Setup of JK:
## reciprocal_float
module reciprocal_float(
    input clk, rst,
    input start,
    input [31:0] x,
    output [31:0] out,
    output done, zero_flag
);
Size: roughly 100 flip-flops, ~9200 µm² of cells after synthesis.
==> flow/config.mk <==
export PLATFORM = sky130hd
export DESIGN_NAME = reciprocal_float
export DESIGN_NICKNAME = reciprocal_float
export VERILOG_FILES = /design/flow/design.v
export SDC_FILE = /design/flow/constraint.sdc
export NUM_CORES = 4
export LEC_CHECK = 0
export CAP_MARGIN = 20
export CORE_MARGIN = 2
export CORE_UTILIZATION = 71
export CTS_CLUSTER_DIAMETER = 42
export PLACE_DENSITY = 0.64
export SLEW_MARGIN = 20
==> flow/constraint.sdc <==
create_clock -name core_clock -period 5.16 [get_ports {clk}]
set_input_delay 1.0320 -clock core_clock [delete_from_list [all_inputs] [get_ports {clk}]]
set_output_delay 1.0320 -clock core_clock [all_outputs]
set_load 0.01 [all_outputs]
run.sh (not shown) runs the stock make flow with config.mk's settings and CLKGATE_MAP_FILE=.
Layout checks on JK: not met. Flow itself completed; violations: setup timing.
Input-level comparison between MS and JK:
- changing CORE_UTILIZATION from 71 to 40
- removing PLACE_DENSITY (formerly 0.64)
- removing CTS_CLUSTER_DIAMETER (formerly 42)
- changing the clock period (ns, I/O delays scaled along) from 5.16 to 3.62
Findings:
Changes observed in MS relative to JK: final hold slack has increased, met2 wirelength from detailed routing has increased, final period demand of the worst path has decreased. MS vs JK, wire length went up by about 8%. Routed wire length on met3 for MS: 1100 µm down relative to JK. MS: flow complete, layout not clean; failing: setup timing. Higher last weighted congestion value of the routability-driven placer was reported by JK, not MS. The via count of MS is higher than that of JK. Comparing MS and JK, the lower worst-case setup margin in the final layout is on MS. The run showing the smaller power density over the cells is JK.

* * *

== run A ==
Starting RTL as in the previous note.
// reciprocal_float
module reciprocal_float(
    input clk, rst,
    input start,
    input [31:0] x,
    output [31:0] out,
    output done, zero_flag
);
Settings: LEC_CHECK=0, ABC_AREA=1, CAP_MARGIN=0, CORE_ASPECT_RATIO=0.91, CORE_MARGIN=2, CORE_UTILIZATION=72, CTS_CLUSTER_DIAMETER=214, HOLD_SLACK_MARGIN=0.05, MAX_ROUTING_LAYER=met5, PLACE_DENSITY=0.37, SLEW_MARGIN=20, TNS_END_PERCENT=35; clock period 9.21 ns.
Every stage of the flow completed for run A, and the final layout passed the timing, design-rule and antenna checks.
Relative to run A, the following input files were edited for run B:
- CTS_CLUSTER_DIAMETER: 214 -> unset
- ABC_AREA: 1 -> unset
- PLACE_DENSITY: 0.37 -> unset
- TNS_END_PERCENT: 35 -> unset
- HOLD_SLACK_MARGIN: 0.05 -> unset
- MAX_ROUTING_LAYER: met5 -> unset
- CORE_ASPECT_RATIO: 0.91 -> unset
- CAP_MARGIN: 0 -> 20
- CORE_UTILIZATION: 72 -> 40
- the clock period (ns, I/O delays scaled along): 9.21 -> 6.48
## What came out
Comparing run B and run A, the lower area added between synthesis and finish was measured on run A. Reported for run B and run A, initial antenna violation count turned out identical to the last digit. In run B, the worst-case setup margin in the final layout came out 3100 ps below the value in run A. In the flow results for run B and run A, the clock buffer count is smaller on run A. Arrival time at the worst endpoint for run B is higher than for run A. Per the comparison of run B with run A, non-clock buffer count rose 19%; power in sequential cells up about 40%; clock skew shows a reduction of 3.7 ps; synthesis area per yosys dropped 2.7%. The number of library cell types mapped by synthesis of run B exceeds that of run A by 56%. Peak supply drop for run B is lower than for run A.
The following lists how run C was set up differently from run B:
- CTS_CLUSTER_DIAMETER: unset -> 38
- CORE_UTILIZATION: 40 -> 68
- the clock period (ns, I/O delays scaled along): 6.48 -> 7.8
==> results <==
From run B to run C the numbers moved as follows: net switching fraction of the power now sits lower; power density of the placed cells -14%; first-pass GRT wire length moved down.
Against run B as the reference, run C delivers a lower cell area.
Run B -> run C: weighted congestion at the end of routability-driven global placement increased by more than 10%
> inputs changed (run C -> run D)
- SETUP_SLACK_MARGIN newly set to 2.31
- CTS_CLUSTER_DIAMETER removed (was 38)
- CORE_UTILIZATION changed from 68 to 59
- the clock period (ns, I/O delays scaled along) changed from 7.8 to 8.01
Final period utilization in run D is 15 points lower than in run C. Run D vs run C, setup slack went up by 1210 ps. Run D against run C: internal power summed over all cells now sits lower, cell area increased by about 3.5% relative to the old numbers, via count of the first global-routing pass lower, power dissipated in sequential cells down about 3%, sequential share of layout area decreased by 0.80 points relative to the old numbers. Per the comparison of run D with run C, met2 demand-to-capacity share in global routing saw a decrease; global-route wire length before repair has increased. Delta (run D minus run C): total power went down about 0.5%; routed wire length has increased.
Power figures rest on the tool's default switching activity, not on a simulated workload.
